==> inputs of v9 <==
==> flow/design.v (excerpt) <==
module mips_core (
    input  wire        clk,
    input  wire        reset,
    output wire [31:0] imem_addr,
    input  wire [31:0] imem_data,
    output wire [31:0] dmem_addr,
    output wire [31:0] dmem_wdata,
    output wire        dmem_we,
    output wire        dmem_re,
    input  wire [31:0] dmem_rdata
);
    reg  [31:0] PC;
    wire [31:0] nextPC;
    wire [5:0]  opcode, funct;
    wire [4:0]  rs, rt, rd, shamt;
    wire [15:0] immediate;
    wire        isRtype, isItype;
    wire RegDst, Branch, MemRead, MemtoReg, MemWrite, ALUSrc, RegWrite;
    wire [1:0]  ALUOp;
    wire [3:0]  ALUCtl;
    wire [31:0] reg1, reg2, alu_b, alu_result, write_back;
    wire        alu_zero, br_zero, br_taken;
    always @(posedge clk or posedge reset) begin
        if (reset)
            PC <= 32'b0;
        else
            PC <= nextPC;
    end
    assign imem_addr = PC;
    Get_Instruction GI (
        .instruction(imem_data),
        .opcode(opcode),
        .rs(rs),
        .rt(rt),
        .rd(rd),
        .shamt(shamt),
        .funct(funct),
        .immediate(immediate),
        .isRtype(isRtype),
        .isItype(isItype)
    );
    Control CTRL (
        .opcode(opcode),
        .RegDst(RegDst),
        .Branch(Branch),
        .MemRead(MemRead),
        .MemtoReg(MemtoReg),
        .ALUOp(ALUOp),
        .MemWrite(MemWrite),
        .ALUSrc(ALUSrc),
        .RegWrite(RegWrite)
    );
    ALUControl ALUCTRL (
        .ALUOp(ALUOp),
        .funct(funct),
        .ALUControl(ALUCtl)
    );
    getoperands RF (
        .operand1(reg1),
        .operand2(reg2),
        .rs(rs),
        .rt(rt),
        .rd(rd),
        .write_data(write_back),
  ...
==> flow/config.mk <==
export PLATFORM = sky130hd
export DESIGN_NAME = mips_core
export DESIGN_NICKNAME = mips_core
export VERILOG_FILES = /design/flow/design.v
export SDC_FILE = /design/flow/constraint.sdc
export NUM_CORES = 4
export LEC_CHECK = 0
export CAP_MARGIN = 20
export CORE_MARGIN = 2
export CORE_UTILIZATION = 46
export PLACE_DENSITY = 0.6
export SLEW_MARGIN = 20
==> flow/constraint.sdc <==
create_clock -name core_clock -period 5.47 [get_ports {clk}]
set_input_delay 1.0940 -clock core_clock [delete_from_list [all_inputs] [get_ports {clk}]]
set_output_delay 1.0940 -clock core_clock [all_outputs]
set_load 0.01 [all_outputs]
run.sh (not shown) runs the stock make flow with config.mk's settings and CLKGATE_MAP_FILE=.
==> v32 (differences from v9) <==
--- a/flow/config.mk
+++ b/flow/config.mk
@@ -8,5 +8,5 @@
 export CAP_MARGIN = 20
 export CORE_MARGIN = 2
-export CORE_UTILIZATION = 46
+export CORE_UTILIZATION = 45
 export PLACE_DENSITY = 0.6
 export SLEW_MARGIN = 20
==> flow/constraint.sdc (replaced) <==
create_clock -name core_clock -period 10.0 [get_ports {clk}]
set_input_delay 2.0000 -clock core_clock [delete_from_list [all_inputs] [get_ports {clk}]]
set_output_delay 2.0000 -clock core_clock [all_outputs]
set_load 0.01 [all_outputs]
==> notes <==
v9 finished but failed the layout checks on setup timing. v32 completed with no timing, DRC or antenna violations. Against v9, the final cell count of v32 is lower by 10%. Register-to-register slack: v32 is better than v9 (4.2 ns). Non-clock buffer count: v32 is lower than v9 (674). Between v32 and v9, the lower combinational power is in v32 (gap 61%, measured against v9). Between v9 and v32, the lower global-route usage is in v32 (gap 3.1 points). Via count: v32 is lower than v9 (8.0%).

* * *

==> inputs of v2 <==
==> flow/design.v <==
module Control(
    input  [5:0] opcode,
    output reg RegDst, Branch, MemRead, MemtoReg,
    output reg [1:0] ALUOp,
    output reg MemWrite, ALUSrc, RegWrite
);
    always @(*) begin
        case (opcode)
            6'b000000: begin  
                RegDst   = 1;
                ALUSrc   = 0;
                MemtoReg = 0;
                RegWrite = 1;
                MemRead  = 0;
                MemWrite = 0;
                Branch   = 0;
                ALUOp    = 2'b10;
            end
            6'b100011: begin  
                RegDst   = 0;
                ALUSrc   = 1;
                MemtoReg = 1;
                RegWrite = 1;
                MemRead  = 1;
                MemWrite = 0;
                Branch   = 0;
                ALUOp    = 2'b00;
            end
            6'b101011: begin  
                RegDst   = 0;
                ALUSrc   = 1;
                MemtoReg = 0;
                RegWrite = 0;
                MemRead  = 0;
                MemWrite = 1;
                Branch   = 0;
                ALUOp    = 2'b00;
            end
            6'b000100: begin  
                RegDst   = 0;
                ALUSrc   = 0;
                MemtoReg = 0;
                RegWrite = 0;
                MemRead  = 0;
                MemWrite = 0;
                Branch   = 1;
                ALUOp    = 2'b01;
            end
            default: begin
                RegDst   = 0;
                ALUSrc   = 0;
                MemtoReg = 0;
                RegWrite = 0;
                MemRead  = 0;
                MemWrite = 0;
                Branch   = 0;
                ALUOp    = 2'b00;
            end
        endcase
    end
endmodule
module ALUControl(
    input  [1:0] ALUOp,
    input  [5:0] funct,
    output reg [3:0] ALUControl
);
    always @(*) begin
        casex ({ALUOp, funct})
            8'b10_100000: ALUControl = 4'b0010;  
            8'b10_100010: ALUControl = 4'b0110;  
            8'b10_100100: ALUControl = 4'b0000;  
            8'b10_100101: ALUControl = 4'b0001;  
            8'b10_101010: ALUControl = 4'b0111;  
            8'b00_xxxxxx: ALUControl = 4'b0010;  
            8'b01_xxxxxx: ALUControl = 4'b0110;  
            default:      ALUControl = 4'b0000;
        endcase
    end
endmodule
module ALU(
    input  [31:0] A,
    input  [31:0] B,
    input  [3:0]  ALUControl,
    output reg [31:0] Result,
    output Zero
);
    assign Zero = (Result == 0);
    always @(*) begin
        case (ALUControl)
            4'b0010: Result = A + B;            
            4'b0110: Result = A - B;            
            4'b0000: Result = A & B;            
            4'b0001: Result = A | B;            
            4'b0111: Result = (A < B) ? 1 : 0;  
            default: Result = 0;
        endcase
    end
endmodule
`timescale 1ns / 1ps
module Get_Instruction(
    input  [31:0] instruction,
    output [5:0] opcode,
    output reg [4:0] rs,
    output reg [4:0] rt,
    output reg [4:0] rd,
    output reg [4:0] shamt,
    output reg [5:0] funct,
    output reg [15:0] immediate,
    output reg isRtype,
    output reg isItype
);
assign opcode = instruction[31:26];
always @(*) begin
    if (opcode == 6'b000000) begin 
        isRtype   = 1'b1;
        isItype   = 1'b0;
        rs        = instruction[25:21];
        rt        = instruction[20:16];
        rd        = instruction[15:11];
        shamt     = instruction[10:6];
        funct     = instruction[5:0];
        immediate = 16'b0;
    end else begin
        isRtype   = 1'b0;
        isItype   = 1'b1;
        rs        = instruction[25:21];
        rt        = instruction[20:16];
        immediate = instruction[15:0];
        rd        = 5'b0;
        shamt     = 5'b0;
        funct     = 6'b0;
    end
end
endmodule 
`timescale 1ns / 1ps
module getoperands(
    output [31:0] operand1,
    output [31:0] operand2,
    input  [4:0] rs,
    input  [4:0] rt,
    input  [4:0] rd,
    input  [31:0] write_data,
    input  RegDst,
    input  RegWrite,
    input  ALUSrc,           
    input  clk
);
    reg [31:0] registers [0:31];
    wire [4:0] write_reg = (RegDst == 1) ? rd : rt;
    assign operand1 = (rs == 5'd0) ? 32'd0 : registers[rs];
    assign operand2 = (ALUSrc == 1) ? 32'd0 : ((rt == 5'd0) ? 32'd0 : registers[rt]);
    always @(posedge clk) begin
        if (RegWrite && write_reg != 5'd0)
            registers[write_reg] <= write_data;
    end
endmodule
module branch_datapath (
    input  wire [31:0] PC,
    input  wire [31:0] reg1,
    input  wire [31:0] reg2,
    input  wire [15:0] imm,
    input  wire        Branch,
    output wire [31:0] nextPC,
    output wire        Zero,
    output wire        BranchTaken
);
    wire [31:0] PC_plus4;
    wire [31:0] imm_ext;
    wire [31:0] imm_shift;
    wire [31:0] branch_addr;
    wire [31:0] alu_result;
    assign PC_plus4   = PC + 32'd4;
    assign imm_ext    = {{16{imm[15]}}, imm};
    assign imm_shift  = imm_ext << 2;
    assign branch_addr = PC_plus4 + imm_shift;
    assign alu_result = reg1 - reg2;
    assign Zero       = (alu_result == 32'd0);
    assign BranchTaken = Branch & Zero;
    assign nextPC     = BranchTaken ? branch_addr : PC_plus4;
endmodule
module mips_core (
    input  wire        clk,
    input  wire        reset,
    output wire [31:0] imem_addr,
    input  wire [31:0] imem_data,
    output wire [31:0] dmem_addr,
    output wire [31:0] dmem_wdata,
    output wire        dmem_we,
    output wire        dmem_re,
    input  wire [31:0] dmem_rdata
);
    reg  [31:0] PC;
    wire [31:0] nextPC;
    wire [5:0]  opcode, funct;
    wire [4:0]  rs, rt, rd, shamt;
    wire [15:0] immediate;
    wire        isRtype, isItype;
    wire RegDst, Branch, MemRead, MemtoReg, MemWrite, ALUSrc, RegWrite;
    wire [1:0]  ALUOp;
    wire [3:0]  ALUCtl;
    wire [31:0] reg1, reg2, alu_b, alu_result, write_back;
    wire        alu_zero, br_zero, br_taken;
    always @(posedge clk or posedge reset) begin
        if (reset)
            PC <= 32'b0;
        else
            PC <= nextPC;
    end
    assign imem_addr = PC;
    Get_Instruction GI (
        .instruction(imem_data),
        .opcode(opcode),
        .rs(rs),
        .rt(rt),
        .rd(rd),
        .shamt(shamt),
        .funct(funct),
        .immediate(immediate),
        .isRtype(isRtype),
        .isItype(isItype)
    );
    Control CTRL (
        .opcode(opcode),
        .RegDst(RegDst),
        .Branch(Branch),
        .MemRead(MemRead),
        .MemtoReg(MemtoReg),
        .ALUOp(ALUOp),
        .MemWrite(MemWrite),
        .ALUSrc(ALUSrc),
        .RegWrite(RegWrite)
    );
    ALUControl ALUCTRL (
        .ALUOp(ALUOp),
        .funct(funct),
        .ALUControl(ALUCtl)
    );
    getoperands RF (
        .operand1(reg1),
        .operand2(reg2),
        .rs(rs),
        .rt(rt),
        .rd(rd),
        .write_data(write_back),
        .RegDst(RegDst),
        .RegWrite(RegWrite),
        .ALUSrc(1'b0),
        .clk(clk)
    );
    assign alu_b = ALUSrc ? {{16{immediate[15]}}, immediate} : reg2;
    ALU ALU0 (
        .A(reg1),
        .B(alu_b),
        .ALUControl(ALUCtl),
        .Result(alu_result),
        .Zero(alu_zero)
    );
    branch_datapath BD (
        .PC(PC),
        .reg1(reg1),
        .reg2(reg2),
        .imm(immediate),
        .Branch(Branch),
        .nextPC(nextPC),
        .Zero(br_zero),
        .BranchTaken(br_taken)
    );
    assign dmem_addr  = alu_result;
    assign dmem_wdata = reg2;
    assign dmem_we    = MemWrite;
    assign dmem_re    = MemRead;
    assign write_back = MemtoReg ? dmem_rdata : alu_result;
endmodule
==> flow/run.sh <==
#!/bin/bash
# the make line also repeats each setting of config.mk as NAME=value (left out here)
make -C /OpenROAD-flow-scripts/flow DESIGN_CONFIG=/design/flow/config.mk WORK_HOME=/design/flow/orfs CLKGATE_MAP_FILE= finish
==> flow/config.mk <==
export PLATFORM = sky130hd
export DESIGN_NAME = mips_core
export DESIGN_NICKNAME = mips_core
export VERILOG_FILES = /design/flow/design.v
export SDC_FILE = /design/flow/constraint.sdc
export NUM_CORES = 4
export LEC_CHECK = 0
export CAP_MARGIN = 20
export CORE_MARGIN = 2
export CORE_UTILIZATION = 61
export CTS_CLUSTER_SIZE = 52
export SETUP_SLACK_MARGIN = 1.3
export SLEW_MARGIN = 20
==> flow/constraint.sdc <==
create_clock -name core_clock -period 5.47 [get_ports {clk}]
set_input_delay 1.0940 -clock core_clock [delete_from_list [all_inputs] [get_ports {clk}]]
set_output_delay 1.0940 -clock core_clock [all_outputs]
set_load 0.01 [all_outputs]
==> v38: changes against v2 <==
--- a/flow/config.mk
+++ b/flow/config.mk
@@ -7,7 +7,6 @@
 export LEC_CHECK = 0
 export CAP_MARGIN = 20
 export CORE_MARGIN = 2
-export CORE_UTILIZATION = 61
-export CTS_CLUSTER_SIZE = 52
-export SETUP_SLACK_MARGIN = 1.3
+export CORE_UTILIZATION = 17
+export PLACE_DENSITY = 0.6
 export SLEW_MARGIN = 20
==> flow/constraint.sdc (replaced) <==
create_clock -name core_clock -period 9.85 [get_ports {clk}]
set_input_delay 1.9700 -clock core_clock [delete_from_list [all_inputs] [get_ports {clk}]]
set_output_delay 1.9700 -clock core_clock [all_outputs]
set_load 0.01 [all_outputs]
==> v6: changes against v2 <==
==> flow/config.mk (replaced) <==
export PLATFORM = sky130hd
export DESIGN_NAME = mips_core
export DESIGN_NICKNAME = mips_core
export VERILOG_FILES = /design/flow/design.v
export SDC_FILE = /design/flow/constraint.sdc
export NUM_CORES = 4
export LEC_CHECK = 0
export ABC_AREA = 0
export CAP_MARGIN = 20
export CORE_MARGIN = 2
export CORE_UTILIZATION = 72
export CTS_CLUSTER_DIAMETER = 356
export CTS_CLUSTER_SIZE = 32
export PLACE_DENSITY = 0.95
export SETUP_SLACK_MARGIN = -0.42
export SLEW_MARGIN = 20
==> flow/constraint.sdc (replaced) <==
create_clock -name core_clock -period 4.0 [get_ports {clk}]
set_input_delay 0.8000 -clock core_clock [delete_from_list [all_inputs] [get_ports {clk}]]
set_output_delay 0.8000 -clock core_clock [all_outputs]
set_load 0.01 [all_outputs]
==> run_results.csv <==
group,metric,value,unit
status,status,"complete, but fails checks",
setup_path,critPathArrivalTime,6.40,ns
power_and_ir_drop,pg_clk,7.83,mW
timing,fin_ws,-2.02,ns
global_route,grtUsageTotal,0.494,
clock_network,cts_resized,442,
power_and_ir_drop,powerDensity,345,mW/mm2
floorplan,rows,112,
power_and_ir_drop,pwr-share-comb,0.318,
global_route,grtUsageMet2,0.727,
hold_path,worstHoldPathCells,2,
timing,finalSetupViolCount,801,
clock_network,h-tree-depth,3,
detailed_routing,highest_layer,"met5",
status,so_faults,"setup timing",
hold_path,hp-class,"flip-flop to flip-flop",
That was v2.
==> run_results.csv <==
group,metric,value,unit
clock_network,cts_resized,334,
global_route,grtUsageTotal,0.831,
status,stop_stage,"global routing",
clock_network,h-tree-depth,2,
floorplan,rows,103,
synthesis,ys_chip_area,0.0575,mm2
synthesis,yosys.area.top_type_share,0.535,
synthesis,yosysTopAreaCell,"edfxtp_1",
synthesis,top_logic_kind,"multiplexers",
global_route,grtUsageMet2,0.953,
status,error_line,"[ERROR GRT-0116] Global routing finished with congestion. Check the congestion regions in the DRC Viewer.",
status,status,"stopped before the end",
That was v6.
==> run_results.csv <==
group,metric,value,unit
status,status,"complete, no violations",
power_and_ir_drop,pg_clk,4.51,mW
cells_and_area,inverters,157,
setup_path,max_stage_delay,0.53,ns
timing,finalSetupViolCount,0,
global_route,grtUsageTotal,0.114,
clock_network,cts_resized,15,
hold_path,worstHoldPathCells,2,
floorplan,rows,213,
global_route,gr-total-overflow,0,
cells_and_area,final-seq-area,0.0315,mm2
power_and_ir_drop,leakagePower,23.8,nW
global_route,grt_max_degree,45,
global_route,grtUsageMet2,0.177,
cells_and_area,clock_area_frac,0.0541,
clock_network,h-tree-depth,3,
cells_and_area,comb_cells,2181,
power_and_ir_drop,pwr-share-comb,0.232,
detailed_routing,highest_layer,"met5",
power_and_ir_drop,powerDensity,182,mW/mm2
timing,fin_ws,0.151,ns
That was v38.
Power is estimated from default activity; no workload was simulated.
